exp/pepper:
// ATM_TOP
module ATM_TOP #(parameter  P_WIDTH = 16,
                            B_WIDTH = 20, 
							C_WIDTH = 6)
( 
    input   wire                    clk,
    input   wire                    rst,
	input wire [C_WIDTH-1:0]         card_number,
	input wire                       card_in,
    input wire                      button_0,
    input wire                      button_1,
    input wire                      button_2,
    input wire                      button_3,
    input wire                      button_4,
    input wire                      button_5,
    input wire                      button_6,
    input wire                      button_7,
    input wire                      button_8,
    input wire                      button_9,
    input wire                      enter_button,
    input wire                      cancel_button,
    input wire                      withdraw_button,
    input wire                      deposit_button,
    input wire                      show_balance,
	input wire                      another_service,
    input wire                      English_button,
    input wire                      Arabic_button,
	input wire                      multiple_100_button,
  ...
Size in the first run: roughly 110 I/O pins, roughly 20000 µm² of cells after synthesis.
export LEC_CHECK = 0
export ABC_AREA = 1
export CAP_MARGIN = 10
export CORE_MARGIN = 2
export CORE_UTILIZATION = 72
export CTS_CLUSTER_SIZE = 74
export GPL_ROUTABILITY_DRIVEN = 1
export MAX_ROUTING_LAYER = met5
export MIN_ROUTING_LAYER = met1
export PLACE_DENSITY = 0.67
export SETUP_SLACK_MARGIN = -0.18
export SLEW_MARGIN = 20
create_clock -name core_clock -period 3.11 [get_ports {clk}]
run.sh (not shown) runs the stock make flow with config.mk's settings and CLKGATE_MAP_FILE=.
Finished, but not clean: exp/pepper, with negative setup slack.
## Diff of input files: exp/ember against exp/pepper
Settings: setting HOLD_SLACK_MARGIN to 0.3 for the first time; changing CAP_MARGIN from 10 to 35; changing SETUP_SLACK_MARGIN from -0.18 to 0.75.
exp/ember: number of buffers inserted to repair setup after CTS 43 above exp/pepper
Status: number of H-tree levels parity (exp/ember, exp/pepper)
Re number of I/O port buffers: no difference whatsoever between exp/pepper and exp/ember.
exp/ember did not run to completion, as it errored out during 5_1_grt.
From exp/pepper to exp/ember the numbers moved as follows: synthesized instance count stayed essentially flat, register bit count reported by yosys stayed essentially flat, instance area after placement stayed essentially flat, final weighted congestion in routability-driven placement fell by 0.021.
In terms of final HPWL from detailed placement, exp/ember and exp/pepper differ only marginally.
Between exp/pepper and exp/ember, the xor and xnor fraction of the mapped netlist area does not differ in any meaningful way.
Post-cts hold-fix buffer tally: exp/ember vs exp/pepper up 1
#### Input delta (exp/amber over exp/ember)
Settings: CTS_CLUSTER_SIZE no longer set, was 74; MAX_ROUTING_LAYER no longer set, was met5; CORE_UTILIZATION now 40, was 72; CAP_MARGIN now 20, was 35; HOLD_SLACK_MARGIN no longer set, was 0.3; PLACE_DENSITY no longer set, was 0.67; MIN_ROUTING_LAYER no longer set, was met1; GPL_ROUTABILITY_DRIVEN no longer set, was 1; ABC_AREA no longer set, was 1; SETUP_SLACK_MARGIN no longer set, was 0.75; the clock period (ns, I/O delays scaled along) now 7.66, was 3.11.
Notes after the runs:
Stage in which a tool error killed exp/ember: 5_1_grt.
No stage failed in exp/amber, and the final checks on the layout all came back clean.
Number of gates resized after cts: exp/amber vs exp/ember down 243
Comparing synthesized cell count for exp/ember and exp/amber, the bigger number came from exp/ember.
exp/amber against exp/ember; total placed instance area is down by a little under 10%.
Number of standard-cell rows in the floorplan in exp/amber is 18 higher than in exp/ember
diff inputs: exp/amber => exp/indigo
Settings: CORE_UTILIZATION: 40 -> 72; PLACE_DENSITY: unset -> 0.4; CTS_CLUSTER_SIZE: unset -> 88; the clock period (ns, I/O delays scaled along): 7.66 -> 3.48.
Notes after the runs:
- exp/indigo: all stages done; final checks FAILED (negative setup slack).
- In the reports for exp/amber and exp/indigo, the larger number of clock buffer instances in the layout belongs to exp/amber.
- exp/indigo ended with less die area than exp/amber.
- exp/indigo ends up with a worst setup timing slack at the placement stage that is 2.15 ns lower than in exp/amber.
- Against exp/amber, exp/indigo reports a pin count of the biggest net entering global routing that is lower.
- Between exp/indigo and exp/amber, it is exp/indigo whose instance area after placement is higher, by about 3%.
- Side by side, signal arrival time at the worst endpoint turned out lower in exp/indigo than in exp/amber.
- exp/indigo against exp/amber: total power after layout moved up, reported net switching power now sits higher.
### exp/indigo -> exp/xenon
Settings: CTS_CLUSTER_DIAMETER now 196, previously not set; CORE_UTILIZATION now 70, was 72; CTS_CLUSTER_SIZE no longer set, was 88; ABC_AREA now 1, previously not set; PLACE_DENSITY no longer set, was 0.4; the clock period (ns, I/O delays scaled along) now 2.97, was 3.48.
==> comparison <==
Sort exp/xenon and exp/indigo by total nets after synthesis desc -> top: exp/xenon. Delta (exp/xenon minus exp/indigo): synthesized cell count grew by 868, instance count on the critical path grew by 14. Clock share of power: exp/xenon vs exp/indigo down 2.3 points. Reported for exp/xenon and exp/indigo, remaining antenna violation count turned out identical to the last digit. Summary: with exp/indigo as the reference, power drawn by the sequential cells in exp/xenon moved up by more than 10%. exp/xenon vs exp/indigo on switching portion of total power: exp/xenon is the higher one. | buffer share of cell area | exp/xenon vs exp/indigo | 2.0 points higher |. Side by side, final design utilization turned out lower in exp/xenon than in exp/indigo. In exp/indigo the implementation completed, yet the final layout does not meet the checks, the culprit being negative setup slack. The flow for exp/xenon finished, though final verification flagged negative setup slack. [compare] base=exp/indigo new=exp/xenon: setup slack went down by 0.26 ns, final cell area excluding filler cells went up by 1800 µm².

========
Starting RTL as in the previous note.
Design ATM_TOP, start of the top module:
module ATM_TOP #(parameter  P_WIDTH = 16,
                            B_WIDTH = 20, 
							C_WIDTH = 6)
( 
    input   wire                    clk,
    input   wire                    rst,
	input wire [C_WIDTH-1:0]         card_number,
	input wire                       card_in,
    input wire                      button_0,
    input wire                      button_1,
    input wire                      button_2,
    input wire                      button_3,
    input wire                      button_4,
    input wire                      button_5,
    input wire                      button_6,
    input wire                      button_7,
    input wire                      button_8,
    input wire                      button_9,
    input wire                      enter_button,
    input wire                      cancel_button,
    input wire                      withdraw_button,
    input wire                      deposit_button,
    input wire                      show_balance,
	input wire                      another_service,
    input wire                      English_button,
    input wire                      Arabic_button,
	input wire                      multiple_100_button,
    input wire                      multiple_1000_button,
    input wire     [B_WIDTH-1:0]     actual_deposit_value,
	input wire [31:0]                threshold,
	output wire	                         card_out,
	output wire  [B_WIDTH-1:0]     updated_balance,  
	output wire                    operation_done, 
	output wire                    error,
	output wire                    wrong_password
	);
Settings: LEC_CHECK=0, ABC_AREA=0, CAP_MARGIN=20, CORE_MARGIN=2, CORE_UTILIZATION=72, CTS_CLUSTER_DIAMETER=196, CTS_CLUSTER_SIZE=13, PLACE_DENSITY_LB_ADDON=0.28, SETUP_SLACK_MARGIN=0.94, SLEW_MARGIN=20; clock period 3.39 ns.
The first run never finished: it broke off in global routing (5_1_grt).
Change:
Settings changed: ABC_AREA 0 to 1, CTS_CLUSTER_SIZE 13 to 15, HOLD_SLACK_MARGIN set to 0.29, PLACE_DENSITY_LB_ADDON 0.28 to 0.04, SETUP_SLACK_MARGIN 0.94 to 0.85.
Clock period 3.39 ns to 2.97 ns, I/O delays scaled along.
The changed run stopped in clock tree synthesis (4_1_cts). Synthesized cell count climbs by well over a third. Area after synthesis climbs by a few percent. Die size climbs by a few percent.
Change:
Settings changed: ABC_AREA 1 to 0, CTS_CLUSTER_SIZE 15 to not set, HOLD_SLACK_MARGIN 0.29 to not set, PLACE_DENSITY_LB_ADDON 0.04 to 0.28, SETUP_SLACK_MARGIN 0.85 to 1.01.
Clock period 2.97 ns to 3.39 ns, I/O delays scaled along.
Outcome: This time the run ended with an error in global routing (5_1_grt), error GRT-0116. Area after synthesis shrinks by 6.2%. Synthesized cell count shrinks by 33%. Die area shrinks by 6.1%.
Change:
Settings changed: ABC_AREA 0 to not set, CORE_UTILIZATION 72 to 39, CTS_CLUSTER_DIAMETER 196 to not set, PLACE_DENSITY_LB_ADDON 0.28 to not set, SETUP_SLACK_MARGIN 1.01 to not set.
Clock period 3.39 ns to 5.35 ns, I/O delays scaled along.
This time the run finished clean; die area rises by well over a third; synthesized cell count is unchanged; synthesized area does not change.
Change:
Settings changed: CORE_UTILIZATION 39 to 70, CTS_CLUSTER_SIZE set to 38, PLACE_DENSITY set to 0.64, SETUP_SLACK_MARGIN set to 1.17.
Clock period 5.35 ns to 4.28 ns, I/O delays scaled along.
The new run produced a clean layout. Flip-flop count does not change. Clock-buffer cell count drops by 1. Design area climbs by 8.2%. Synthesized cell count does not change. Power climbs by 29%.

========
Setup of main:
Starting RTL as in the previous note.
## ATM_TOP
module ATM_TOP #(parameter  P_WIDTH = 16,
                            B_WIDTH = 20, 
							C_WIDTH = 6)
( 
    input   wire                    clk,
    input   wire                    rst,
	input wire [C_WIDTH-1:0]         card_number,
	input wire                       card_in,
    input wire                      button_0,
    input wire                      button_1,
    input wire                      button_2,
    input wire                      button_3,
    input wire                      button_4,
    input wire                      button_5,
    input wire                      button_6,
    input wire                      button_7,
    input wire                      button_8,
    input wire                      button_9,
    input wire                      enter_button,
    input wire                      cancel_button,
    input wire                      withdraw_button,
    input wire                      deposit_button,
    input wire                      show_balance,
	input wire                      another_service,
    input wire                      English_button,
    input wire                      Arabic_button,
	input wire                      multiple_100_button,
    input wire                      multiple_1000_button,
    input wire     [B_WIDTH-1:0]     actual_deposit_value,
	input wire [31:0]                threshold,
	output wire	                         card_out,
	output wire  [B_WIDTH-1:0]     updated_balance,  
	output wire                    operation_done, 
	output wire                    error,
	output wire                    wrong_password
	);
clock: 5.14 ns
lec_check: 0
abc_area: 0
cap_margin: 20
cell_pad_in_sites_global_placement: 0
core_margin: 10
core_utilization: 63
cts_cluster_size: 54
place_density: 0.88
slew_margin: 15
main: done, clean on timing, DRC and antenna
> inputs changed (main -> the feature branch)
==> flow/config.mk <==
export PLATFORM = sky130hd
export DESIGN_NAME = ATM_TOP
export DESIGN_NICKNAME = ATM_TOP
export VERILOG_FILES = /design/flow/design.v
export SDC_FILE = /design/flow/constraint.sdc
export NUM_CORES = 4
export LEC_CHECK = 0
export CAP_MARGIN = 20
export CORE_MARGIN = 2
export CORE_UTILIZATION = 67
export SETUP_SLACK_MARGIN = 1.17
export SLEW_MARGIN = 20
==> flow/constraint.sdc <==
create_clock -name core_clock -period 4.28 [get_ports {clk}]
set_input_delay 0.8560 -clock core_clock [delete_from_list [all_inputs] [get_ports {clk}]]
set_output_delay 0.8560 -clock core_clock [all_outputs]
set_load 0.01 [all_outputs]
==> results <==
The feature branch finished end to end and its layout was clean on timing, DRC and antenna. The run showing the greater combinational share of cell area is the feature branch. The feature branch — total CTS buffers 1 higher, main as reference. main → the feature branch: total via count after detailed routing decreased by 47 relative to the old numbers; reported max-cap violation count closely matched the old numbers; total power increased by 2.0 mW relative to the old numbers; flop share of the area decreased by 2.2 points relative to the old numbers; least setup slack across all paths after layout increased by 330 ps relative to the old numbers. Sort the feature branch and main by net switching fraction of the power, descending, and main comes first.
No activity file was given, so power comes from the tool's default toggle rates.
